--- flow/run.sh ---
#!/bin/bash
# the make line also repeats each setting of config.mk as NAME=value (left out here)
make -C /OpenROAD-flow-scripts/flow DESIGN_CONFIG=/design/flow/config.mk WORK_HOME=/design/flow/orfs CLKGATE_MAP_FILE= finish
--- flow/config.mk ---
export PLATFORM = sky130hd
export DESIGN_NAME = CORDIC_COS_SIN
export DESIGN_NICKNAME = CORDIC_COS_SIN
export VERILOG_FILES = /design/flow/design.v
export SDC_FILE = /design/flow/constraint.sdc
export NUM_CORES = 4
export LEC_CHECK = 0
export CAP_MARGIN = 20
export CORE_MARGIN = 2
export CORE_UTILIZATION = 70
export CTS_CLUSTER_SIZE = 35
export HOLD_SLACK_MARGIN = 0.29
export SLEW_MARGIN = 20
--- flow/design.v ---
module CORDIC_COS_SIN #(
    parameter DATA_WIDTH = 16,
    parameter PHASE_WIDTH = 32,
    parameter STAGE = 16
) (
    input clk,
    input rst,
    input en,
    input mode,      
    input signed [DATA_WIDTH-1:0] x0,
    input signed [DATA_WIDTH-1:0] y0,
    input signed [PHASE_WIDTH-1:0] phase,    
    output valid,
    output [DATA_WIDTH:0] cos,
    output [DATA_WIDTH:0] sin
);
parameter K = 32'd39797;     
parameter [PHASE_WIDTH*STAGE-1:0] atan = {32'd128, 32'd256, 32'd448, 32'd896, 32'd1856, 32'd3648, 32'd7360, 32'd14656, 32'd29312,
                                         32'd58688, 32'd117312, 32'd234368, 32'd466944, 32'd919872, 32'd1740992, 32'd2949120};
integer i, j;
wire [1:0] quadrant;
assign quadrant = phase[PHASE_WIDTH-1:PHASE_WIDTH-2];
reg signed [DATA_WIDTH:0] x_pre;
reg signed [DATA_WIDTH:0] y_pre;
reg signed [PHASE_WIDTH-1:0] z_pre;
reg signed [DATA_WIDTH:0] x [0:STAGE-1];
reg signed [DATA_WIDTH:0] y [0:STAGE-1];
reg signed [PHASE_WIDTH-1:0] z [0:STAGE-1];
reg signed [DATA_WIDTH:0] x_shift [0:STAGE-1]; 
reg signed [DATA_WIDTH:0] y_shift [0:STAGE-1];
reg [STAGE-1:0] sign;
always @(*) begin
    for(i=0; i<STAGE; i=i+1)begin
        x_shift[i] = x[i] >>> i;
        y_shift[i] = y[i] >>> i;
        sign[i] = z[i][PHASE_WIDTH-1];
    end
end
wire [DATA_WIDTH:0] x0_pos, x0_neg;
wire [DATA_WIDTH:0] y0_pos, y0_neg;
assign x0_pos = (x0 == 0) ? 0 : {1'b0, x0};
assign x0_neg = (x0 == 0) ? 0 : {1'b1, (~x0)+16'b1};
assign y0_pos = (y0 == 0) ? 0 : {1'b0, y0};
assign y0_neg = (y0 == 0) ? 0 : {1'b1, (~y0)+16'b1};
always @(posedge clk or posedge rst) begin
    if(rst)begin
        x_pre <= 0;
        y_pre <= 0;
        z_pre <= 0;
    end
    else begin
        if(en)begin
            case (quadrant)
                0:begin
                    x_pre <= x0_pos;
                    y_pre <= y0_pos;
                    z_pre <= phase;
                end
                1:begin
                    x_pre <= y0_neg;
                    y_pre <= x0_pos;
                    z_pre <= {2'b00, phase[29:0]};
                end
                2:begin
                    x_pre <= y0_pos;
                    y_pre <= x0_neg;
                    z_pre <= {2'b11, phase[29:0]};
                end
                3:begin
                    x_pre <= x0_pos;
                    y_pre <= y0_pos;
                    z_pre <= phase;
                end
            endcase
        end
        else begin
            x_pre <= 0;
            y_pre <= 0;
            z_pre <= 0;
        end
    end
end
always @(posedge clk or posedge rst) begin
    if(rst)begin
        for(i=0; i<STAGE; i=i+1)begin
            x[i] <= 0;
            y[i] <= 0;
            z[i] <= 0;
        end
    end
    else begin
        x[0] <= x_pre;
        y[0] <= y_pre;
        z[0] <= z_pre;
        for(i=0; i<STAGE-1; i=i+1)begin    
            x[i+1] <= sign[i] ? x[i]+y_shift[i] : x[i]-y_shift[i];
            y[i+1] <= sign[i] ? y[i]-x_shift[i] : y[i]+x_shift[i];
            z[i+1] <= sign[i] ? z[i]+atan[32*(i+1)-1 -: 32] : z[i]-atan[32*(i+1)-1 -: 32];
        end
    end
end
assign cos = x[STAGE-1];
assign sin = y[STAGE-1];
assign valid = en_dly[STAGE];
reg [4:0] cnt;
always @(posedge clk or posedge rst) begin
    if(rst)begin
        cnt <= 0;
    end
    else begin
        if(cnt == 0)begin
            if(en)begin
                cnt <= cnt + 1;
            end
        end
        else begin
            cnt <= (cnt == 16) ? 0 : cnt+1;
        end
    end
end
reg [STAGE:0] en_dly;
always @(posedge clk or posedge rst) begin
    if(rst)begin
        en_dly <= 0;
    end
    else begin
        en_dly[0] <= en;
        for(i=0; i<STAGE; i=i+1)begin
            en_dly[i+1] <= en_dly[i];
        end
    end
end
endmodule
--- flow/constraint.sdc ---
create_clock -name core_clock -period 2.9 [get_ports {clk}]
set_input_delay 0.5800 -clock core_clock [delete_from_list [all_inputs] [get_ports {clk}]]
set_output_delay 0.5800 -clock core_clock [all_outputs]
set_load 0.01 [all_outputs]
==> results of run 1 <==
## what timing repair did
item | 4_1_cts
resized | 954
setup buffers | 307
gates cloned | 3
pin swaps | 597
setup endpoints to repair | 253
## per-layer routing
layer | overflow | track usage
met2 | 146 | 0.958
met1 | 16 | 0.784
met3 | 34 | 0.699
met4 | 110 | 0.811
met5 | 3 | 0.487
## stage by stage
| step | cells | util |
|---|---|---|
| global placement | 9833 | 0.839 |
| detailed placement | 9833 | 0.839 |
| floorplan | 7208 | - |
| CTS | 10322 | 0.946 |
==> run summary, run 1 <==
run metrics: ranking of synthesized cells by area dfrtp_1 36%, ha_1 16%, xnor2_1 7.5%, ys flop type dfrtp_1, ys async rst share 1.00, root cell of the clock tree clkbuf_16, Synthesis Warnings 6, Port Buffers 95, io pins 103, synthesis area per yosys 0.0679 mm^2, CTS Hold Buffers Added 0, overflow left after global routing 309, Post-synth top cells 983 x dfrtp_1, 882 x ha_1, 674 x a21oi_1, Chip Width 315 um, Routability Congestion 0.985, cell type with the largest total area dfrtp_1, Flops after synth 983, hpwl dp 143000 um, status did not finish, row cnt 114, Pre-Place Util 0.704, core area 0.0964 mm^2, Exit stage 5_1_grt, AO/OA Area Share 0.175, Placed Instance Area 0.0809 mm^2, Synth Area in Adders 0.175, DP Worst Slack -0.620 ns, total die size 0.0995 mm^2, Mapped Cells 7208, Area leader share 0.362, Multiplexer share 0.00958, worst-case clock buffer depth 3, Die Y 315 um, First Err [ERROR GRT-0232] Routing congestion too high. Check the congestion heatmap in the GUI., H-tree lvl count 3, simple share 0.137, GRT Total Usage 0.810, CTS buffer count 105, sequential area share after synthesis 0.362, Yosys cell types 82, Main logic family adder cells, post-synth net total 8202, Cell Area, Synth 0.0679 mm^2, # clock sinks 983, ys cells 7208, EDFF count, synth 0, Synth Area per Inst 9.42 um^2, Post-Synth XOR/XNOR Area 0.110, Synth top cell by count dfrtp_1
==> inputs of run 2 (changes only) <==
CORE_UTILIZATION = 68   (was 70)
CTS_CLUSTER_DIAMETER = 363   (was default)
CTS_CLUSTER_SIZE = default   (was 35)
HOLD_SLACK_MARGIN = -0.09   (was 0.29)
clock period = 3.06 ns   (was 2.9 ns; I/O delays follow)
==> run summary, run 2 <==
run metrics: Routability Congestion 0.956, Synth Area per Inst 9.42 um^2, AO/OA Area Share 0.175, root cell of the clock tree clkbuf_16, DP Worst Slack -0.483 ns, Post-synth top cells 983 x dfrtp_1, 882 x ha_1, 674 x a21oi_1, Synth top cell by count dfrtp_1, io pins 103, ys cells 7208, EDFF count, synth 0, Synthesis Warnings 6, worst-case clock buffer depth 3, H-tree lvl count 3, Yosys cell types 82, Multiplexer share 0.00958, cell type with the largest total area dfrtp_1, Pre-Place Util 0.688, # clock sinks 983, Area leader share 0.362, Port Buffers 95, Post-Synth XOR/XNOR Area 0.110, ys flop type dfrtp_1, status did not finish, CTS Hold Buffers Added 0, post-synth net total 8202, Synth Area in Adders 0.175, Flops after synth 983, hpwl dp 135000 um, Chip Width 320 um, Die Y 320 um, sequential area share after synthesis 0.362, ranking of synthesized cells by area dfrtp_1 36%, ha_1 16%, xnor2_1 7.5%, Cell Area, Synth 0.0679 mm^2, core area 0.0987 mm^2, ys async rst share 1.00, Main logic family adder cells, synthesis area per yosys 0.0679 mm^2, simple share 0.137, total die size 0.102 mm^2, CTS buffer count 105, row cnt 115, Mapped Cells 7208, Exit stage 5_1_grt
run 2: timing repair:
| item | CTS |
|---|---|
| resized | 358 |
| pin swaps | 155 |
| endpoints found under the setup margin | 168 |
| setup buffers | 89 |
| endpoints found under the hold margin | 0 |
run 2: per-stage QoR:
step | util | cell area, um^2 | cells | hold WS, ns
after CTS | 0.855 | 84400 | 9832 | 0.342
after global placement | 0.796 | 78600 | 9547 | 0.331
after floorplan | - | 68300 | 7208 | 0.331
after detailed placement | 0.796 | 78600 | 9547 | 0.335
==> inputs of run 3 (changes only) <==
ABC_AREA = 0   (was default)
CORE_ASPECT_RATIO = 0.52   (was default)
CORE_UTILIZATION = 38   (was 68)
CTS_CLUSTER_DIAMETER = 117   (was 363)
HOLD_SLACK_MARGIN = default   (was -0.09)
PLACE_DENSITY_LB_ADDON = 0.06   (was default)
SETUP_SLACK_MARGIN = 1.31   (was default)
clock period = 5.77 ns   (was 3.06 ns; I/O delays follow)
==> run summary, run 3 <==
run results: ys async rst share 1.00, Slew @ Worst Pin 0.968 ns, WHS Endpoint x[0][8], DR vias/cell 5.30, Critical-path top delay cell a2111oi_2, Synth Area per Inst 9.42 um^2, clk latency late pin 0.72 ns, # DRC 0, Flops after synth 983, RSZ-0062 raised after global routing no, ys flop type dfrtp_1, filler cell count in the final layout 17204, synthesis area per yosys 0.0679 mm^2, Setup crit start x[14][14], cell type with the largest total area dfrtp_1, Chip Width 590 um, total wire length 177000 um, # clock sinks 983, TritonCTS clock tree done, worst-case clock buffer depth 3, sequential area share after synthesis 0.362, min-delay worst type flop to flop, worst-path cell chain inv_1 -> ha_1 -> inv_1 -> ha_1 -> inv_1 -> o21ai_0 -> ha_1 -> o21ai_0 -> a21boi_0 -> o211ai_1 -> a21oi_1 -> a2111oi_2 -> nor3_1 -> o21ai_0 -> or3b_2, AO/OA Area Share 0.175, worst r2r dst y[15][15], antenna violations before repair 10, status no timing/DRC/antenna violations, worst r2r src x[14][14], Worst Setup EP y[15][15], Final Max Slew Viols 0, Multiplexer share 0.00958, vias in the first global route 49483, ys cells 7208, Peak Freq 238 MHz, routed vias 52012, CP delay by family, top AND-OR/OR-AND gates, Synth Area in Adders 0.175, Synth top cell by count dfrtp_1, H-tree lvl count 3, cycle use final 0.729, CP bufs+invs 3, EDFF count, synth 0, CTS buffer count 97, post-synth net total 8202, Clk pin slew, worst setup/hold paths 0.07 ns, Worst Skew 0.0396 ns, GRT Total Usage 0.194, reg2reg path depth 15, hold depth 0, flop2flop setup slack 1.56 ns, largest net degree at the start of global routing 168, root cell of the clock tree clkbuf_16, fin util 0.427, Non-Filler Cell Area, Final 0.0755 mm^2, area grow syn2layout 11.2%, final hold vios 0, Worst Path Arrival 4.77 ns, Nets 8357, Worst Path Max Fanout 3, Main logic family adder cells, io pins 103, Pre-Place Util 0.384, Setup violations, final 0, total die size 0.182 mm^2, Post-synth top cells 983 x dfrtp_1, 882 x ha_1, 674 x a21oi_1, count of tool warnings 80, Critical Path Start Type flop, row cnt 111, Routability Congestion 0.880, CP endpoint kind flop, CP max stage delay 0.57 ns, Synthesis Warnings 6, total of max-cap violations 0, ranking of synthesized cells by area dfrtp_1 36%, ha_1 16%, xnor2_1 7.5%, Post-Synth XOR/XNOR Area 0.110, Setup CP Type flop to flop, hpwl dp 141000 um, Placed Instance Area 0.0719 mm^2, Die Y 309 um, core area 0.177 mm^2, Detailed Route Iter0 Violations 3931, Worst Path Required 6.34 ns, Area leader share 0.362, Slew HR 0.354, first-pass GRT wire length 283000 um, hold path start x_pre[8], drt first pass iters 7, post-route minimum period 4.21 ns, ANT nets after route 0, Mapped Cells 7208, Cell Area, Synth 0.0679 mm^2, simple share 0.137, Yosys cell types 82, DR WL/cell 18.0 um, WP depth 15, Port Buffers 95, overflow left after global routing 0
-- run 3: cell type report --
type                    count  area [um^2]  share of cell area
well taps                2373         2970              0.0393
multi-input cells        5680        41300               0.546
flip-flops and latches    983        24600               0.326
diodes                      1         2.50           0.0000331
repair inverters            1         5.00           0.0000663
clock buffers             122         2700              0.0358
clock inverters            59          855              0.0113
repair buffers            143         1400              0.0185
inverters                 457         1730              0.0229
-- run 3: what timing repair did --
| item | CTS | global route |
|---|---|---|
| endpoints found under the setup margin | 1 | 7 |
| setup buffers | 0 | 1 |
| cloned | 0 | 1 |
| hold buffers | 0 | 0 |
| resized | 1 | 5 |
-- run 3: stage by stage --
step / hold WS (ns) / cells / setup TNS [ns] / setup WS, ns
2_1_floorplan: 0.331 / 7208 / -8772.73 / -8.92
3_3_place_gp: 0.333 / 9635 / 0 / 1.12
3_5_place_dp: 0.335 / 9635 / 0 / 1.10
4_1_cts: 0.346 / 9816 / 0 / 1.36
5_1_grt: 0.351 / 9818 / 0 / 1.31
6_report: 0.340 / 9819 / 0 / 1.56
-- run 3: routing by layer --
metal / vias up / global-route usage / routed length [um]
li1: 25945 / - / -
met1: 24848 / 0.335 / 102000
met2: 1061 / 0.240 / 62100
met3: 158 / 0.0343 / 10300
met4: 0 / 0.0295 / 2350
met5: - / 0 / 0
==> inputs of run 4 (changes only) <==
ABC_AREA = default   (was 0)
CAP_MARGIN = 30   (was 20)
CORE_ASPECT_RATIO = default   (was 0.52)
CORE_UTILIZATION = 70   (was 38)
CTS_CLUSTER_DIAMETER = 274   (was 117)
PLACE_DENSITY_LB_ADDON = default   (was 0.06)
SETUP_SLACK_MARGIN = default   (was 1.31)
clock period = 2.91 ns   (was 5.77 ns; I/O delays follow)
==> run summary, run 4 <==
run metrics: Synth Area per Inst 9.42 um^2, Multiplexer share 0.00958, Main logic family adder cells, hpwl dp 141000 um, Routability Congestion 1.03, EDFF count, synth 0, CTS buffer count 104, Placed Instance Area 0.0808 mm^2, sequential area share after synthesis 0.362, Die Y 315 um, Post-synth top cells 983 x dfrtp_1, 882 x ha_1, 674 x a21oi_1, ys cells 7208, Chip Width 315 um, root cell of the clock tree clkbuf_16, post-synth net total 8202, total die size 0.0995 mm^2, row cnt 114, Area leader share 0.362, cell type with the largest total area dfrtp_1, H-tree lvl count 3, simple share 0.137, ys flop type dfrtp_1, Synthesis Warnings 6, Port Buffers 95, Synth top cell by count dfrtp_1, ranking of synthesized cells by area dfrtp_1 36%, ha_1 16%, xnor2_1 7.5%, Mapped Cells 7208, ys async rst share 1.00, io pins 103, Yosys cell types 82, core area 0.0964 mm^2, synthesis area per yosys 0.0679 mm^2, GRT Total Usage 0.723, overflow left after global routing 18, Post-Synth XOR/XNOR Area 0.110, status did not finish, AO/OA Area Share 0.175, Flops after synth 983, # clock sinks 983, Exit stage 5_1_grt, Synth Area in Adders 0.175, worst-case clock buffer depth 3, First Err [ERROR GRT-0232] Routing congestion too high. Check the congestion heatmap in the GUI., Cell Area, Synth 0.0679 mm^2, Pre-Place Util 0.704
run 4: metrics by stage:
stage / worst slack (ns) / util / cells
after floorplan: -11.21 / - / 7208
after global placement: -0.528 / 0.838 / 9818
after detailed placement: -0.612 / 0.838 / 9818
after CTS: -0.379 / 0.940 / 10301
run 4: repair_timing:
| action | 4_1_cts |
|---|---|
| endpoints found under the hold margin | 0 |
| setup buffers | 301 |
| gates resized | 895 |
| endpoints found under the setup margin | 246 |
| cloned | 0 |
| hold buffers | 0 |
| pin swaps | 553 |
run 4: layer usage:
layer / GRT overflow / track usage
met5: 0 / 0.438
met1: 1 / 0.704
met3: 4 / 0.579
met2: 2 / 0.904
met4: 11 / 0.677
==> inputs of run 5 (changes only) <==
CAP_MARGIN = 5   (was 30)
CTS_CLUSTER_DIAMETER = 29   (was 274)
SETUP_SLACK_MARGIN = 1.01   (was default)
clock period = 3.45 ns   (was 2.91 ns; I/O delays follow)
==> run summary, run 5 <==
run results: Worst Skew 0.0534 ns, Critical-path top delay cell dfrtp_1, GRT Total Usage 0.378, core area 0.0964 mm^2, Worst Path Arrival 4.66 ns, hpwl dp 124000 um, SO Faults negative setup slack, Worst Path Max Fanout 4, # DRC 0, Cell Area, Synth 0.0679 mm^2, H-tree lvl count 4, ys cells 7208, post-route minimum period 3.96 ns, antenna violations before repair 9, final hold vios 0, total die size 0.0995 mm^2, Worst Setup EP y[3][12], status finished with violations, final setup margin -0.506 ns, Detailed Route Iter0 Violations 7193, CTS Hold Buffers Added 0, Clk pin slew, worst setup/hold paths 0.05 ns, simple share 0.137, CP bufs+invs 4, CP delay by family, top AND-OR/OR-AND gates, AO/OA Area Share 0.175, ANT nets after route 0, CP endpoint kind flop, worst r2r dst y[3][12], total wire length 223000 um, root cell of the clock tree clkbuf_16, overflow left after global routing 0, largest net degree at the start of global routing 145, Setup crit start x[2][5], DP Worst Slack -0.192 ns, CTS buffer count 201, Flops after synth 983, Area leader share 0.362, reg2reg path depth 14, RSZ-0062 raised after global routing yes, EDFF count, synth 0, Main logic family adder cells, Post-Synth XOR/XNOR Area 0.110, hold path start z[3][8], synthesis area per yosys 0.0679 mm^2, CP max stage delay 0.62 ns, Synth Area per Inst 9.42 um^2, vias in the first global route 59575, Routability Congestion 0.944, worst-path cell chain nor3b_4 -> buf_4 -> buf_4 -> nor2_1 -> xnor2_1 -> ha_1 -> inv_1 -> o21ai_0 -> a21o_1 -> a21oi_2 -> buf_4 -> o21ai_0 -> a21oi_1 -> xnor2_1, DR WL/cell 23.6 um, Yosys cell types 82, Final Max Slew Viols 0, drt first pass iters 12, io pins 103, total of max-cap violations 0, Chip Width 315 um, Mapped Cells 7208, DR vias/cell 6.68, count of tool warnings 75, post-synth net total 8202, clk latency late pin 0.84 ns, # clock sinks 983, Port Buffers 95, Synthesis Warnings 6, worst r2r src x[2][5], hold depth 0, ranking of synthesized cells by area dfrtp_1 36%, ha_1 16%, xnor2_1 7.5%, ys async rst share 1.00, sequential area share after synthesis 0.362, Slew HR 0.468, Die Y 315 um, Peak Freq 253 MHz, WP depth 14, Critical Path Start Type flop, row cnt 114, Post-synth top cells 983 x dfrtp_1, 882 x ha_1, 674 x a21oi_1, ys flop type dfrtp_1, WHS Endpoint z[4][8], Synth Area in Adders 0.175, area grow syn2layout 27.0%, Slew @ Worst Pin 0.789 ns, min-delay worst type flop to flop, Setup CP Type flop to flop, flop2flop setup slack -0.51 ns, TritonCTS clock tree done, cell type with the largest total area dfrtp_1, Synth top cell by count dfrtp_1, worst-case clock buffer depth 3, routed vias 63153, Multiplexer share 0.00958, first-pass GRT wire length 302000 um, Setup violations, final 20, Nets 8987, Pre-Place Util 0.704, Worst path most repeated cell buf_4, Worst Path Required 4.16 ns, cycle use final 1.15
-- run 5: cell type report --
class | instances | area, um^2
Multi-Input combinational cell | 5680 | 45100
Clock buffer | 234 | 5340
Fill cell | 4086 | 10100
Timing Repair Buffer | 670 | 5900
Antenna cell | 4 | 10.0
Inverter | 457 | 1770
Clock inverter | 144 | 1910
Tap cell | 1276 | 1600
Sequential cell | 983 | 24700
-- run 5: routing by layer --
metal  up-vias  GRT usage  part of all wire
li1      27340          -                 -
met1     30079      0.429              0.35
met2      4081      0.658              0.48
met3      1647     0.0704             0.086
met4         6      0.237             0.091
met5         -          0           0.00018
-- run 5: per-stage QoR --
step                       util  area, um^2  setup TNS [ns]  cells  hold WS (ns)
after floorplan               -       68200               -   7208         0.331
after global placement    0.753       72600          -0.918   8758         0.332
after detailed placement  0.753       72600           -1.19   8758         0.335
after CTS                 0.862       83100               0   9305         0.340
after global routing      0.895       86300           -5.88   9445         0.344
final                     0.895       86300           -2.95   9448         0.339
-- run 5: what timing repair did --
item	CTS	global route
endpoints found under the setup margin	560	596
cloned	5	3
setup buffers	164	136
pin swaps	229	234
resized	438	513
==> inputs of run 6 (changes only) <==
CAP_MARGIN = 20   (was 5)
CORE_UTILIZATION = 57   (was 70)
CTS_CLUSTER_DIAMETER = default   (was 29)
SETUP_SLACK_MARGIN = 0.89   (was 1.01)
clock period = 3.46 ns   (was 3.45 ns; I/O delays follow)
==> run summary, run 6 <==
run results: status no timing/DRC/antenna violations, Worst path most repeated cell a21oi_2, clk latency late pin 0.72 ns, Yosys cell types 82, DR vias/cell 5.69, Slew HR 0.361, Worst Setup EP x[3][15], Area leader share 0.362, Routability Congestion 0.905, ys cells 7208, Nets 8953, first-pass GRT wire length 265000 um, Setup CP Type flop to flop, cycle use final 0.934, Final Max Slew Viols 0, GR Util met2 0.473, Flops after synth 983, H-tree lvl count 3, hold_ws 0.346 ns, Peak Freq 309 MHz, Mapped Cells 7208, post-synth net total 8202, ys flop type dfrtp_1, Worst Skew 0.0205 ns, Die Y 349 um, simple share 0.137, AO/OA Area Share 0.175, Port Buffers 95, Post-Synth XOR/XNOR Area 0.110, CP max stage delay 0.56 ns, CP endpoint kind flop, CP delay by family, top simple AND/OR/NAND/NOR gates, hpwl dp 123000 um, row cnt 126, Cell Area, Synth 0.0679 mm^2, area grow syn2layout 23.3%, WP depth 14, ANT nets after route 0, worst r2r dst x[3][15], overflow left after global routing 0, hold path start z[0][13], Chip Width 349 um, post-route minimum period 3.23 ns, largest net degree at the start of global routing 121, antenna violations before repair 3, M1 GR Usage 0.332, Synthesis Warnings 6, final hold vios 0, Worst Path Arrival 3.87 ns, Critical Path Start Type flop, Setup crit start y[2][6], vias in the first global route 53090, Setup violations, final 0, worst-case clock buffer depth 3, Synth top cell by count dfrtp_1, Pre-Place Util 0.575, GRT busiest layer met2, drt first pass iters 8, root cell of the clock tree clkbuf_16, Critical-path top delay cell or4_4, routed vias 54583, core area 0.118 mm^2, Clk pin slew, worst setup/hold paths 0.06 ns, Post-synth top cells 983 x dfrtp_1, 882 x ha_1, 674 x a21oi_1, # DRC 0, Worst Path Max Fanout 4, ranking of synthesized cells by area dfrtp_1 36%, ha_1 16%, xnor2_1 7.5%, io pins 103, total of max-cap violations 0, reg2reg path depth 14, cell type with the largest total area dfrtp_1, DP Worst Slack -0.215 ns, worst r2r src y[2][6], CTS buffer count 111, fin util 0.709, synthesis area per yosys 0.0679 mm^2, WHS Endpoint z[1][13], TritonCTS clock tree done, total wire length 165000 um, Worst Path Required 4.10 ns, sequential area share after synthesis 0.362, ys async rst share 1.00, Main logic family adder cells, met3 Usage GRT 0.0389, Slew @ Worst Pin 0.934 ns, GRT Total Usage 0.266, DR WL/cell 17.2 um, EDFF count, synth 0, min-delay worst type flop to flop, Synth Area in Adders 0.175, Detailed Route Iter0 Violations 3142, Multiplexer share 0.00958, final setup margin 0.227 ns, worst-path cell chain or4_4 -> nor4_4 -> nor2b_4 -> buf_6 -> a21oi_2 -> xor2_1 -> ha_2 -> buf_4 -> or3_1 -> a211oi_2 -> nor3_4 -> a211o_1 -> a21oi_2 -> xnor2_1, # clock sinks 983, CP bufs+invs 2, flop2flop setup slack 0.23 ns, hold depth 0, Synth Area per Inst 9.42 um^2, total die size 0.122 mm^2, RSZ-0062 raised after global routing yes, count of tool warnings 84
run 6: what timing repair did:
action,in CTS,in global routing
pin swaps,236,226
setup endpoints to repair,455,515
gates resized,432,522
setup buffers,193,95
cloned,1,2
hold buffers,0,0
run 6: layout make-up:
class | instances | area [um^2]
tap | 1536 | 1920
multi-input combinational | 5680 | 45100
sequential | 983 | 24600
clock buffer | 150 | 3210
clock inverter | 57 | 692
inverter | 457 | 1780
antenna | 2 | 5.00
fill | 8879 | 34300
timing repair buffer | 726 | 6370
run 6: per-layer routing:
| metal | vias up | part of all wire |
|---|---|---|
| li1 | 27198 | - |
| met1 | 26100 | 0.43 |
| met2 | 977 | 0.50 |
| met3 | 306 | 0.041 |
| met4 | 2 | 0.033 |
| met5 | - | 0.000067 |
run 6: stage by stage:
step                      std cells  instance area (um^2)  TNS [ns]
after floorplan                7208                 68200         -
after global placement         9091                 73500     -1.44
after detailed placement       9091                 73500     -1.70
after CTS                      9492                 80800         0
after global routing           9589                 83700         0
final                          9591                 83800         0
==> inputs of run 7 (changes only) <==
CORE_UTILIZATION = 70   (was 57)
CTS_CLUSTER_DIAMETER = 29   (was default)
CTS_CLUSTER_SIZE = 32   (was default)
SETUP_SLACK_MARGIN = default   (was 0.89)
clock period = 2.91 ns   (was 3.46 ns; I/O delays follow)
==> run summary, run 7 <==
run metrics: status did not finish, Exit stage 4_1_cts, First Err [ERROR DPL-0033] detailed placement checks failed during check placement., total die size 0.0995 mm^2, ys async rst share 1.00, hpwl dp 141000 um, AO/OA Area Share 0.175, Port Buffers 95, simple share 0.137, Area leader share 0.362, Synth Area per Inst 9.42 um^2, Die Y 315 um, sequential area share after synthesis 0.362, Placed Instances 9818, Post-synth top cells 983 x dfrtp_1, 882 x ha_1, 674 x a21oi_1, Yosys cell types 82, Cell Area, Synth 0.0679 mm^2, Post-Synth XOR/XNOR Area 0.110, Placed Instance Area 0.0808 mm^2, EDFF count, synth 0, Synth top cell by count dfrtp_1, Mapped Cells 7208, core area 0.0964 mm^2, Synthesis Warnings 6, ys flop type dfrtp_1, cell type with the largest total area dfrtp_1, Flops after synth 983, Pre-Place Util 0.704, Multiplexer share 0.00958, row cnt 114, Main logic family adder cells, ranking of synthesized cells by area dfrtp_1 36%, ha_1 16%, xnor2_1 7.5%, ys cells 7208, post-synth net total 8202, Synth Area in Adders 0.175, io pins 103, synthesis area per yosys 0.0679 mm^2, Chip Width 315 um, Routability Congestion 1.03
==> run 7: metrics by stage <==
stage / utilization / hold slack (ns) / setup WS (ns) / setup TNS (ns)
2_1_floorplan: - / 0.331 / -11.21 / -
3_3_place_gp: 0.838 / 0.331 / -0.528 / -30.49
3_5_place_dp: 0.838 / 0.335 / -0.612 / -50.00
==> inputs of run 8 (changes only) <==
CORE_UTILIZATION = 68   (was 70)
CTS_CLUSTER_DIAMETER = default   (was 29)
CTS_CLUSTER_SIZE = 36   (was 32)
HOLD_SLACK_MARGIN = 0.29   (was default)
clock period = 3.04 ns   (was 2.91 ns; I/O delays follow)
==> run summary, run 8 <==
run metrics: ys cells 7208, GRT Total Usage 0.674, Placed Instances 9644, AO/OA Area Share 0.175, Yosys cell types 82, post-synth net total 8202, root cell of the clock tree clkbuf_16, Area leader share 0.362, simple share 0.137, Routability Congestion 0.968, Main logic family adder cells, overflow left after global routing 18, row cnt 115, EDFF count, synth 0, sequential area share after synthesis 0.362, total die size 0.102 mm^2, Synthesis Warnings 6, Chip Width 320 um, # clock sinks 983, hpwl dp 133000 um, synthesis area per yosys 0.0679 mm^2, Pre-Place Util 0.688, Synth top cell by count dfrtp_1, Post-Synth XOR/XNOR Area 0.110, Synth Area in Adders 0.175, First Err [ERROR GRT-0232] Routing congestion too high. Check the congestion heatmap in the GUI., Exit stage 5_1_grt, io pins 103, ranking of synthesized cells by area dfrtp_1 36%, ha_1 16%, xnor2_1 7.5%, ys flop type dfrtp_1, Die Y 320 um, Flops after synth 983, ys async rst share 1.00, Synth Area per Inst 9.42 um^2, worst-case clock buffer depth 3, Post-synth top cells 983 x dfrtp_1, 882 x ha_1, 674 x a21oi_1, Multiplexer share 0.00958, CTS Hold Buffers Added 0, status did not finish, core area 0.0987 mm^2, cell type with the largest total area dfrtp_1, Mapped Cells 7208, H-tree lvl count 3, CTS buffer count 106, Cell Area, Synth 0.0679 mm^2, Placed Instance Area 0.0793 mm^2, Port Buffers 95
## run 8: timing repair
action,CTS
resized,478
setup endpoints to repair,175
buffers inserted,146
pin swaps,261
## run 8: metrics by stage
| stage | utilization | setup WS, ns | setup TNS [ns] |
|---|---|---|---|
| after global placement | 0.803 | -0.483 | -16.68 |
| after detailed placement | 0.803 | -0.501 | -26.89 |
| after floorplan | - | -11.11 | - |
| after CTS | 0.873 | -0.235 | -1.73 |
## run 8: per-layer routing
| metal | GRT usage | overflow |
|---|---|---|
| met1 | 0.643 | 0 |
| met4 | 0.674 | 12 |
| met5 | 0.255 | 0 |
| met3 | 0.503 | 1 |
| met2 | 0.884 | 5 |
==> inputs of run 9 (changes only) <==
CORE_UTILIZATION = 70   (was 68)
CTS_CLUSTER_DIAMETER = 29   (was default)
CTS_CLUSTER_SIZE = default   (was 36)
HOLD_SLACK_MARGIN = -0.09   (was 0.29)
SETUP_SLACK_MARGIN = 0.95   (was default)
clock period = 3.45 ns   (was 3.04 ns; I/O delays follow)
==> run summary, run 9 <==
run metrics: status did not finish, Exit stage 5_1_grt, First Err [ERROR GRT-0232] Routing congestion too high. Check the congestion heatmap in the GUI., hpwl dp 125000 um, overflow left after global routing 14, Area leader share 0.362, Routability Congestion 0.949, root cell of the clock tree clkbuf_16, Post-Synth XOR/XNOR Area 0.110, EDFF count, synth 0, Synthesis Warnings 6, GRT Total Usage 0.635, Placed Instances 8741, worst-case clock buffer depth 3, CTS buffer count 197, Main logic family adder cells, row cnt 114, CTS Hold Buffers Added 0, DP Worst Slack -0.210 ns, ranking of synthesized cells by area dfrtp_1 36%, ha_1 16%, xnor2_1 7.5%, core area 0.0964 mm^2, Mapped Cells 7208, Yosys cell types 82, Placed Instance Area 0.0725 mm^2, ys async rst share 1.00, Multiplexer share 0.00958, post-synth net total 8202, Die Y 315 um, simple share 0.137, Chip Width 315 um, Synth top cell by count dfrtp_1, Flops after synth 983, Cell Area, Synth 0.0679 mm^2, Port Buffers 95, Pre-Place Util 0.704, cell type with the largest total area dfrtp_1, synthesis area per yosys 0.0679 mm^2, AO/OA Area Share 0.175, Post-synth top cells 983 x dfrtp_1, 882 x ha_1, 674 x a21oi_1, H-tree lvl count 4, total die size 0.0995 mm^2, ys cells 7208, io pins 103, sequential area share after synthesis 0.362, Synth Area in Adders 0.175, # clock sinks 983, ys flop type dfrtp_1, Synth Area per Inst 9.42 um^2
## run 9: per-stage QoR
stage	utilization	hold WS [ns]
3_3_place_gp	0.751	0.331
2_1_floorplan	-	0.331
3_5_place_dp	0.751	0.335
4_1_cts	0.863	0.327
## run 9: timing repair
action | in CTS
resized | 484
pin swaps | 273
cloned | 1
buffers inserted | 192
setup endpoints to repair | 533
## run 9: routing by layer
layer,global-route usage,GRT overflow
met5,0.200,0
met4,0.619,7
met3,0.433,3
met2,0.867,4
met1,0.612,0
==> inputs of run 10 (changes only) <==
CORE_UTILIZATION = 68   (was 70)
CTS_CLUSTER_DIAMETER = default   (was 29)
CTS_CLUSTER_SIZE = 41   (was default)
HOLD_SLACK_MARGIN = 0.3   (was -0.09)
SETUP_SLACK_MARGIN = default   (was 0.95)
clock period = 3.03 ns   (was 3.45 ns; I/O delays follow)
==> run summary, run 10 <==
run metrics: Port Buffers 95, ys cells 7208, Post-synth top cells 983 x dfrtp_1, 882 x ha_1, 674 x a21oi_1, CTS Hold Buffers Added 0, Chip Width 320 um, post-synth net total 8202, sequential area share after synthesis 0.362, Post-Synth XOR/XNOR Area 0.110, total die size 0.102 mm^2, AO/OA Area Share 0.175, # clock sinks 983, Synth top cell by count dfrtp_1, root cell of the clock tree clkbuf_16, Placed Instances 9655, Exit stage 5_1_grt, First Err [ERROR GRT-0232] Routing congestion too high. Check the congestion heatmap in the GUI., Placed Instance Area 0.0794 mm^2, overflow left after global routing 40, status did not finish, hpwl dp 134000 um, ranking of synthesized cells by area dfrtp_1 36%, ha_1 16%, xnor2_1 7.5%, Routability Congestion 0.943, EDFF count, synth 0, core area 0.0987 mm^2, Mapped Cells 7208, cell type with the largest total area dfrtp_1, Main logic family adder cells, ys async rst share 1.00, ys flop type dfrtp_1, Cell Area, Synth 0.0679 mm^2, Synth Area per Inst 9.42 um^2, Area leader share 0.362, row cnt 115, Synthesis Warnings 6, Die Y 320 um, CTS buffer count 105, simple share 0.137, synthesis area per yosys 0.0679 mm^2, Multiplexer share 0.00958, Synth Area in Adders 0.175, H-tree lvl count 3, io pins 103, Yosys cell types 82, Pre-Place Util 0.688, Flops after synth 983, DP Worst Slack -0.546 ns, GRT Total Usage 0.693, worst-case clock buffer depth 3
-- run 10: layer usage --
| layer | GRT overflow | GRT usage |
|---|---|---|
| met5 | 0 | 0.370 |
| met3 | 3 | 0.553 |
| met4 | 26 | 0.670 |
| met1 | 0 | 0.659 |
| met2 | 11 | 0.880 |
-- run 10: repair_timing --
item	CTS
endpoints found under the setup margin	174
pin swaps	268
buffers inserted	115
gates resized	505
==> inputs of run 11 (changes only) <==
CORE_UTILIZATION = 40   (was 68)
CTS_CLUSTER_SIZE = default   (was 41)
HOLD_SLACK_MARGIN = default   (was 0.3)
SETUP_SLACK_MARGIN = 0.52   (was default)
clock period = 4.17 ns   (was 3.03 ns; I/O delays follow)
==> run summary, run 11 <==
run results: flop2flop setup slack 0.63 ns, clk latency late pin 0.75 ns, row cnt 151, largest net degree at the start of global routing 71, Peak Freq 283 MHz, core area 0.169 mm^2, antenna diode count 0, Port Buffers 95, Mapped Cells 7208, Flops after synth 983, Synth Area per Inst 9.42 um^2, final setup margin 0.634 ns, Chip Width 416 um, Routability Congestion 0.867, M1 GR Usage 0.213, post-route minimum period 3.54 ns, Setup TNS Final 0 ns, Critical Path Start Type flop, Synth top cell by count dfrtp_1, GR Util met2 0.325, ranking of synthesized cells by area dfrtp_1 36%, ha_1 16%, xnor2_1 7.5%, ANT nets after route 0, Setup violations, final 0, H-tree lvl count 3, Clk pin slew, worst setup/hold paths 0.06 ns, status no timing/DRC/antenna violations, fin util 0.455, Synthesis Warnings 6, WP depth 15, hpwl dp 122000 um, TritonCTS clock tree done, Final Max Slew Viols 0, RSZ-0062 raised after global routing yes, CP delay by family, top simple AND/OR/NAND/NOR gates, Pre-Place Util 0.402, Worst Path Required 4.81 ns, worst r2r dst y[12][16], area grow syn2layout 13.2%, synthesis area per yosys 0.0679 mm^2, DP Worst Slack 0.246 ns, root cell of the clock tree clkbuf_16, AO/OA Area Share 0.175, DR vias/cell 5.31, Yosys cell types 82, vias in the first global route 51703, worst-path cell chain inv_1 -> ha_1 -> nand2b_1 -> nor2_1 -> nand2_1 -> ha_1 -> inv_1 -> o21ai_0 -> ha_1 -> and3_1 -> a211oi_2 -> nor3_1 -> or3_1 -> a21oi_1 -> xnor2_1, met3 Usage GRT 0.0210, EDFF count, synth 0, worst-case clock buffer depth 3, Worst Path Arrival 4.17 ns, multi-input combinational cell area 0.0416 mm^2, GRT Total Usage 0.177, reg2reg path depth 15, overflow left after global routing 0, ys flop type dfrtp_1, post-synth net total 8202, Detailed Route Iter0 Violations 2573, FF+latch area 0.0246 mm^2, final hold vios 0, Synth Area in Adders 0.175, Main logic family adder cells, WHS Endpoint z[0][15], antenna violations before repair 3, Slew HR 0.479, first-pass GRT wire length 256000 um, CTS buffer count 115, Multiplexer share 0.00958, routed vias 51915, total die size 0.173 mm^2, Post-synth top cells 983 x dfrtp_1, 882 x ha_1, 674 x a21oi_1, hold depth 0, Critical-path top delay cell dfrtp_1, cycle use final 0.848, sequential area share after synthesis 0.362, filler cell count in the final layout 15934, ys async rst share 1.00, GRT busiest layer met2, # DRC 0, worst r2r src x[11][11], Worst Skew 0.0522 ns, count of tool warnings 70, DR WL/cell 15.8 um, CP endpoint kind flop, hold_ws 0.342 ns, min-delay worst type flop to flop, Worst Setup EP y[12][16], Nets 8449, hold path start z_pre[15], total of max-cap violations 0, drt first pass iters 5, Cell Area, Synth 0.0679 mm^2, Setup CP Type flop to flop, CP max stage delay 0.46 ns, io pins 103, Worst Path Max Fanout 6, ys cells 7208, Die Y 416 um, cell type with the largest total area dfrtp_1, CP bufs+invs 2, # clock sinks 983, Slew @ Worst Pin 0.777 ns, Worst path most repeated cell ha_1, simple share 0.137, total wire length 154000 um, Area leader share 0.362, Post-Synth XOR/XNOR Area 0.110, Setup crit start x[11][11]
==> run 11: repair_timing <==
item,CTS,global route
resized,6,96
endpoints found under the setup margin,6,72
hold buffers,0,0
endpoints found under the hold margin,0,0
buffers inserted,0,10
pin swaps,0,8
==> run 11: layout make-up <==
class / count / area share
tap: 2218 / 0.0361
clock inverter: 60 / 0.0106
multi-input combinational: 5680 / 0.541
timing repair buffer: 218 / 0.0271
sequential: 983 / 0.320
clock buffer: 157 / 0.0427
inverter: 457 / 0.0226
==> run 11: metrics by stage <==
| stage | std cells | cell area, um^2 |
|---|---|---|
| after CTS | 9763 | 76500 |
| final | 9773 | 76900 |
| after global placement | 9545 | 72300 |
| after detailed placement | 9546 | 72400 |
| after floorplan | 7208 | 67900 |
| after global routing | 9773 | 76900 |
==> run 11: metal layers <==
metal / up-vias / part of all wire
li1: 26141 / -
met3: 252 / 0.027
met4: 0 / 0.032
met5: - / 0
met1: 24824 / 0.43
met2: 698 / 0.51
==> inputs of run 12 (changes only) <==
ABC_AREA = 1   (was default)
CORE_UTILIZATION = 72   (was 40)
GPL_ROUTABILITY_DRIVEN = 0   (was default)
PLACE_DENSITY_LB_ADDON = 0.11   (was default)
SETUP_SLACK_MARGIN = default   (was 0.52)
clock period = 1.94 ns   (was 4.17 ns; I/O delays follow)
==> run summary, run 12 <==
run metrics: status did not finish, Exit stage 4_1_cts, First Err [ERROR DPL-0038] Utilization greater than 100%, impossible to legalize, Chip Width 336 um, Port Buffers 95, io pins 103, Main logic family simple AND/OR/NAND/NOR gates, cell type with the largest total area dfrtp_1, Pre-Place Util 0.728, Synth Area per Inst 7.22 um^2, Synth Area in Adders 0.150, ranking of synthesized cells by area dfrtp_1 31%, nand2_1 14%, ha_1 14%, AO/OA Area Share 0.113, sequential area share after synthesis 0.310, synthesis area per yosys 0.0793 mm^2, total die size 0.113 mm^2, Synthesis Warnings 6, Multiplexer share 0, Die Y 336 um, Post-synth top cells 3044 x nand2_1, 1357 x inv_1, 1014 x nor2_1, post-synth net total 11980, Placed Instances 14517, ys flop type dfrtp_1, Cell Area, Synth 0.0793 mm^2, core area 0.109 mm^2, row cnt 121, EDFF count, synth 0, Mapped Cells 10986, Synth top cell by count nand2_1, ys async rst share 1.00, hpwl dp 234000 um, simple share 0.281, Yosys cell types 62, Post-Synth XOR/XNOR Area 0.0757, Flops after synth 983, ys cells 10986, Area leader share 0.310
-- run 12: through the flow --
stage | instance area [um^2] | setup TNS [ns] | worst slack, ns | hold WS [ns]
3_5_place_dp | 98900 | -274.85 | -0.954 | 0.335
3_3_place_gp | 98900 | -177.52 | -0.720 | 0.331
2_1_floorplan | 80400 | - | -11.99 | 0.331
==> inputs of run 13 (changes only) <==
ABC_AREA = default   (was 1)
CAP_MARGIN = 0   (was 20)
CTS_CLUSTER_DIAMETER = 357   (was default)
CTS_CLUSTER_SIZE = 51   (was default)
GPL_ROUTABILITY_DRIVEN = default   (was 0)
PLACE_DENSITY_LB_ADDON = 0.29   (was 0.11)
SETUP_SLACK_MARGIN = -0.2   (was default)
clock period = 2.64 ns   (was 1.94 ns; I/O delays follow)
==> run summary, run 13 <==
run metrics: row cnt 112, Chip Width 311 um, io pins 103, Multiplexer share 0.00958, Routability Congestion 0.992, DP Worst Slack -0.839 ns, Synth Area in Adders 0.175, hpwl dp 179000 um, ys flop type dfrtp_1, Yosys cell types 82, Post-Synth XOR/XNOR Area 0.110, post-synth net total 8202, Synth top cell by count dfrtp_1, status did not finish, Flops after synth 983, simple share 0.137, ys cells 7208, ranking of synthesized cells by area dfrtp_1 36%, ha_1 16%, xnor2_1 7.5%, ys async rst share 1.00, Cell Area, Synth 0.0679 mm^2, Post-synth top cells 983 x dfrtp_1, 882 x ha_1, 674 x a21oi_1, Synthesis Warnings 6, synthesis area per yosys 0.0679 mm^2, Placed Instances 10220, Pre-Place Util 0.728, AO/OA Area Share 0.175, total die size 0.0968 mm^2, First Err [ERROR DPL-0038] Utilization greater than 100%, impossible to legalize, sequential area share after synthesis 0.362, EDFF count, synth 0, core area 0.0933 mm^2, Port Buffers 95, Die Y 311 um, Exit stage 4_1_cts, cell type with the largest total area dfrtp_1, Mapped Cells 7208, Main logic family adder cells, Synth Area per Inst 9.42 um^2, Area leader share 0.362
==> run 13: stage by stage <==
stage | instance area (um^2)
after floorplan | 68800
after global placement | 84200
after detailed placement | 84200
==> inputs of run 14 (changes only) <==
ABC_AREA = 1   (was default)
CAP_MARGIN = 20   (was 0)
CORE_UTILIZATION = 71   (was 72)
CTS_CLUSTER_DIAMETER = default   (was 357)
CTS_CLUSTER_SIZE = default   (was 51)
PLACE_DENSITY_LB_ADDON = 0.11   (was 0.29)
SETUP_SLACK_MARGIN = default   (was -0.2)
clock period = 2.29 ns   (was 2.64 ns; I/O delays follow)
==> run summary, run 14 <==
run metrics: Multiplexer share 0, root cell of the clock tree clkbuf_16, ranking of synthesized cells by area dfrtp_1 31%, nand2_1 14%, ha_1 14%, synthesis area per yosys 0.0793 mm^2, Flops after synth 983, Routability Congestion 1.04, Synth Area per Inst 7.22 um^2, Area leader share 0.310, hpwl dp 183000 um, H-tree lvl count 3, Placed Instances 13679, Chip Width 338 um, CTS buffer count 104, CTS Hold Buffers Added 0, simple share 0.281, First Err [ERROR GRT-0116] Global routing finished with congestion. Check the congestion regions in the DRC Viewer., cell type with the largest total area dfrtp_1, Cell Area, Synth 0.0793 mm^2, ys async rst share 1.00, Main logic family simple AND/OR/NAND/NOR gates, sequential area share after synthesis 0.310, Synth top cell by count nand2_1, AO/OA Area Share 0.113, overflow left after global routing 260, ys cells 10986, Synth Area in Adders 0.150, Die Y 338 um, core area 0.111 mm^2, EDFF count, synth 0, Exit stage 5_1_grt, Yosys cell types 62, Post-Synth XOR/XNOR Area 0.0757, Mapped Cells 10986, io pins 103, Pre-Place Util 0.716, GRT Total Usage 0.721, ys flop type dfrtp_1, total die size 0.114 mm^2, worst-case clock buffer depth 3, # clock sinks 983, status did not finish, Post-synth top cells 3044 x nand2_1, 1357 x inv_1, 1014 x nor2_1, row cnt 122, Port Buffers 95, Synthesis Warnings 6, post-synth net total 11980
==> run 14: layer usage <==
metal / GRT usage / GRT overflow
met1: 0.708 / 2
met2: 0.921 / 132
met3: 0.534 / 11
met4: 0.743 / 112
met5: 0.202 / 3
==> run 14: through the flow <==
stage	hold WS (ns)	cell area, um^2	setup WS, ns
floorplan	0.331	79800	-11.71
CTS	0.214	102000	-0.239
global placement	0.332	91400	-0.356
detailed placement	0.335	91400	-0.447
==> run 14: repair_timing <==
item / CTS
gates resized: 1386
endpoints found under the setup margin: 382
pin swaps: 732
setup buffers: 183
gates cloned: 2
==> inputs of run 15 (changes only) <==
ABC_AREA = default   (was 1)
CORE_UTILIZATION = 68   (was 71)
CTS_CLUSTER_SIZE = 36   (was default)
HOLD_SLACK_MARGIN = -0.08   (was default)
PLACE_DENSITY_LB_ADDON = default   (was 0.11)
SETUP_SLACK_MARGIN = 0.5   (was default)
clock period = 3.71 ns   (was 2.29 ns; I/O delays follow)
==> run summary, run 15 <==
run results: Nets 8636, TritonCTS clock tree done, EDFF count, synth 0, Chip Width 320 um, GRT Total Usage 0.313, Placed Instance Area 0.0716 mm^2, worst-case clock buffer depth 3, Area leader share 0.362, synthesis area per yosys 0.0679 mm^2, Worst Path Arrival 3.88 ns, clk latency late pin 0.70 ns, cell type with the largest total area dfrtp_1, io pins 103, worst r2r src y[9][15], ys flop type dfrtp_1, CP delay by family, top AND-OR/OR-AND gates, Synth top cell by count dfrtp_1, ranking of synthesized cells by area dfrtp_1 36%, ha_1 16%, xnor2_1 7.5%, Post-synth top cells 983 x dfrtp_1, 882 x ha_1, 674 x a21oi_1, Critical Path Start Type flop, Worst Skew 0.0296 ns, Setup violations, final 0, Port Buffers 95, Worst path most repeated cell a21o_1, Synth Area per Inst 9.42 um^2, total die size 0.102 mm^2, CTS Hold Buffers Added 0, count of tool warnings 78, min-delay worst type flop to flop, ys cells 7208, CTS buffer count 104, Peak Freq 303 MHz, Pre-Place Util 0.688, worst r2r dst x[10][13], Cell Area, Synth 0.0679 mm^2, flop2flop setup slack 0.41 ns, first-pass GRT wire length 262000 um, root cell of the clock tree clkbuf_16, Synthesis Warnings 6, WP depth 11, Synth Area in Adders 0.175, antenna diode count 0, Multiplexer share 0.00958, Flops after synth 983, AO/OA Area Share 0.175, Die Y 320 um, Setup CP Type flop to flop, Non-Filler Cell Area, Final 0.0794 mm^2, final hold vios 0, hpwl dp 123000 um, routed vias 55207, core area 0.0987 mm^2, Mapped Cells 7208, Setup TNS Final 0 ns, vias in the first global route 53277, reg2reg path depth 11, Worst Path Required 4.28 ns, Routability Congestion 0.948, cycle use final 0.891, Final Max Slew Viols 0, Clk pin slew, worst setup/hold paths 0.06 ns, Worst Path Max Fanout 3, DR WL/cell 18.7 um, H-tree lvl count 3, filler cell count in the final layout 6277, Post-Synth XOR/XNOR Area 0.110, Slew HR 0.352, CP max stage delay 0.55 ns, row cnt 115, # DRC 0, post-synth net total 8202, post-route minimum period 3.30 ns, RSZ-0062 raised after global routing yes, hold_ws 0.338 ns, total of max-cap violations 0, total wire length 169000 um, hold path start x_pre[15], area grow syn2layout 16.9%, ys async rst share 1.00, CP endpoint kind flop, sequential area share after synthesis 0.362, worst-path cell chain or4_4 -> or3_4 -> ha_4 -> a21oi_2 -> ha_1 -> a21o_1 -> a21o_1 -> a211o_1 -> a2111oi_4 -> nor3_2 -> xor2_1, Main logic family adder cells, Critical-path top delay cell or4_4, status no timing/DRC/antenna violations, Detailed Route Iter0 Violations 4009, largest net degree at the start of global routing 125, DR vias/cell 6.12, antenna violations before repair 1, overflow left after global routing 0, FF+latch area 0.0247 mm^2, drt first pass iters 8, Worst Setup EP x[10][13], Yosys cell types 82, WHS Endpoint x[0][15], Slew @ Worst Pin 0.969 ns, CP bufs+invs 0, # clock sinks 983, multi-input combinational cell area 0.0439 mm^2, ANT nets after route 0, Setup crit start y[9][15], hold depth 0, simple share 0.137
==> run 15: stage by stage <==
step	util	setup WS [ns]	std cells
floorplan	-	-10.57	7208
global placement	0.725	0.0296	8643
detailed placement	0.725	-0.0125	8643
CTS	0.776	0.406	8904
global route	0.804	0.259	9017
finish	0.804	0.406	9017
==> run 15: area by class of cell <==
class	instances	area share
inverters	457	0.0220
well taps	1287	0.0203
repair buffers	416	0.0461
clock buffers	137	0.0373
multi-input cells	5680	0.553
flip-flops and latches	983	0.311
clock inverters	57	0.0102
==> run 15: layer usage <==
layer | global-route usage | up-vias | wire [um] | share of wire
met3 | 0.0426 | 463 | 7880 | 0.047
met2 | 0.558 | 1555 | 84600 | 0.50
met4 | 0.136 | 0 | 7970 | 0.047
met5 | 0 | - | 0 | 0
met1 | 0.379 | 26674 | 68200 | 0.40
li1 | - | 26515 | - | -
==> run 15: repair_timing <==
item                       CTS  global route
pin swaps                   51           191
gates resized              211           476
setup buffers               67           112
hold endpoints to repair     0             0
setup endpoints to repair  150           177
cloned                       0             1
==> inputs of run 16 (changes only) <==
CORE_UTILIZATION = 65   (was 68)
CTS_CLUSTER_DIAMETER = 357   (was default)
CTS_CLUSTER_SIZE = 51   (was 36)
HOLD_SLACK_MARGIN = default   (was -0.08)
SETUP_SLACK_MARGIN = -0.2   (was 0.5)
clock period = 2.64 ns   (was 3.71 ns; I/O delays follow)
==> run summary, run 16 <==
run metrics: status did not finish, Exit stage 5_1_grt, First Err [ERROR GRT-0232] Routing congestion too high. Check the congestion heatmap in the GUI., Area leader share 0.362, Synthesis Warnings 6, root cell of the clock tree clkbuf_16, Routability Congestion 0.972, sequential area share after synthesis 0.362, # clock sinks 983, Yosys cell types 82, Post-Synth XOR/XNOR Area 0.110, Pre-Place Util 0.655, Die Y 327 um, EDFF count, synth 0, io pins 103, core area 0.104 mm^2, simple share 0.137, ys async rst share 1.00, ys cells 7208, post-synth net total 8202, CTS buffer count 23, Synth Area in Adders 0.175, cell type with the largest total area dfrtp_1, Port Buffers 95, Synth top cell by count dfrtp_1, Post-synth top cells 983 x dfrtp_1, 882 x ha_1, 674 x a21oi_1, Flops after synth 983, AO/OA Area Share 0.175, GRT Total Usage 0.844, worst-case clock buffer depth 3, synthesis area per yosys 0.0679 mm^2, Cell Area, Synth 0.0679 mm^2, Multiplexer share 0.00958, total die size 0.107 mm^2, Main logic family adder cells, Mapped Cells 7208, H-tree lvl count 1, ys flop type dfrtp_1, ranking of synthesized cells by area dfrtp_1 36%, ha_1 16%, xnor2_1 7.5%, Synth Area per Inst 9.42 um^2, overflow left after global routing 971, Chip Width 327 um, row cnt 118, hpwl dp 150000 um
==> run 16: stage by stage <==
step	setup WS [ns]	cell area, um^2	cells
CTS	-0.748	93100	10817
detailed placement	-0.801	85800	10505
global placement	-0.767	85800	10505
floorplan	-11.43	68800	7208
==> run 16: metal layers <==
metal,global-route usage,GRT overflow
met3,0.728,55
met1,0.826,22
met2,0.981,558
met5,0.474,3
met4,0.863,333
==> run 16: timing repair <==
| item | in CTS |
|---|---|
| setup endpoints to repair | 279 |
| setup buffers | 361 |
| hold endpoints to repair | 0 |
| hold buffers | 0 |
| pin swaps | 730 |
| gates resized | 1035 |
| cloned | 2 |
==> inputs of run 17 (changes only) <==
CORE_UTILIZATION = 70   (was 65)
CTS_CLUSTER_DIAMETER = 32   (was 357)
CTS_CLUSTER_SIZE = default   (was 51)
PLACE_DENSITY = 0.64   (was default)
SETUP_SLACK_MARGIN = default   (was -0.2)
clock period = 3.11 ns   (was 2.64 ns; I/O delays follow)
==> run summary, run 17 <==
run metrics: ys async rst share 1.00, Pre-Place Util 0.704, Synth Area in Adders 0.175, Flops after synth 983, Mapped Cells 7208, Post-Synth XOR/XNOR Area 0.110, AO/OA Area Share 0.175, io pins 103, total die size 0.0995 mm^2, sequential area share after synthesis 0.362, hpwl dp 133000 um, Post-synth top cells 983 x dfrtp_1, 882 x ha_1, 674 x a21oi_1, CTS Hold Buffers Added 0, worst-case clock buffer depth 3, core area 0.0964 mm^2, # clock sinks 983, Die Y 315 um, Area leader share 0.362, Exit stage 5_1_grt, Multiplexer share 0.00958, synthesis area per yosys 0.0679 mm^2, root cell of the clock tree clkbuf_16, cell type with the largest total area dfrtp_1, simple share 0.137, H-tree lvl count 4, Cell Area, Synth 0.0679 mm^2, status did not finish, Synth top cell by count dfrtp_1, Chip Width 315 um, ys flop type dfrtp_1, Port Buffers 95, Main logic family adder cells, EDFF count, synth 0, post-synth net total 8202, ranking of synthesized cells by area dfrtp_1 36%, ha_1 16%, xnor2_1 7.5%, Yosys cell types 82, Synthesis Warnings 6, ys cells 7208, CTS buffer count 181, Synth Area per Inst 9.42 um^2, row cnt 114, Routability Congestion 0.952, DP Worst Slack -0.445 ns
run 17: metrics by stage:
step / area, um^2 / cells / hold WS (ns) / util
global placement: 77700 / 9432 / 0.331 / 0.806
detailed placement: 77700 / 9432 / 0.335 / 0.806
CTS: 85800 / 9825 / 0.254 / 0.889
floorplan: 68300 / 7208 / 0.331 / -
run 17: what timing repair did:
item	CTS
resized	329
buffers inserted	51
pin swaps	117
setup endpoints to repair	155
cloned	0
==> inputs of run 18 (changes only) <==
ABC_AREA = 1   (was default)
CELL_PAD_IN_SITES_DETAIL_PLACEMENT = 1   (was default)
CELL_PAD_IN_SITES_GLOBAL_PLACEMENT = 2   (was default)
CORE_ASPECT_RATIO = 1.04   (was default)
CORE_UTILIZATION = 53   (was 70)
CTS_CLUSTER_DIAMETER = 362   (was 32)
CTS_CLUSTER_SIZE = 69   (was default)
GPL_ROUTABILITY_DRIVEN = 0   (was default)
GPL_TIMING_DRIVEN = 1   (was default)
HOLD_SLACK_MARGIN = 0.01   (was default)
MAX_ROUTING_LAYER = met4   (was default)
MIN_ROUTING_LAYER = met2   (was default)
PLACE_DENSITY = 0.73   (was 0.64)
SLEW_MARGIN = 5   (was 20)
clock period = 2.88 ns   (was 3.11 ns; I/O delays follow)
==> run summary, run 18 <==
run metrics: First Err [ERROR GPL-0301] Utilization 102.433 % exceeds 100%., Multiplexer share 0, sequential area share after synthesis 0.310, Synth Area in Adders 0.150, core area 0.148 mm^2, Post-synth top cells 3044 x nand2_1, 1357 x inv_1, 1014 x nor2_1, status did not finish, Area leader share 0.310, ys async rst share 1.00, ys cells 10986, Main logic family simple AND/OR/NAND/NOR gates, Post-Synth XOR/XNOR Area 0.0757, Synthesis Warnings 6, row cnt 144, total die size 0.153 mm^2, cell type with the largest total area dfrtp_1, Flops after synth 983, Chip Width 383 um, Synth top cell by count nand2_1, simple share 0.281, Pre-Place Util 0.534, synthesis area per yosys 0.0793 mm^2, post-synth net total 11980, Synth Area per Inst 7.22 um^2, AO/OA Area Share 0.113, Yosys cell types 62, Die Y 399 um, Exit stage 3_1_place_gp_skip_io, Mapped Cells 10986, EDFF count, synth 0, Cell Area, Synth 0.0793 mm^2, ranking of synthesized cells by area dfrtp_1 31%, nand2_1 14%, ha_1 14%, ys flop type dfrtp_1
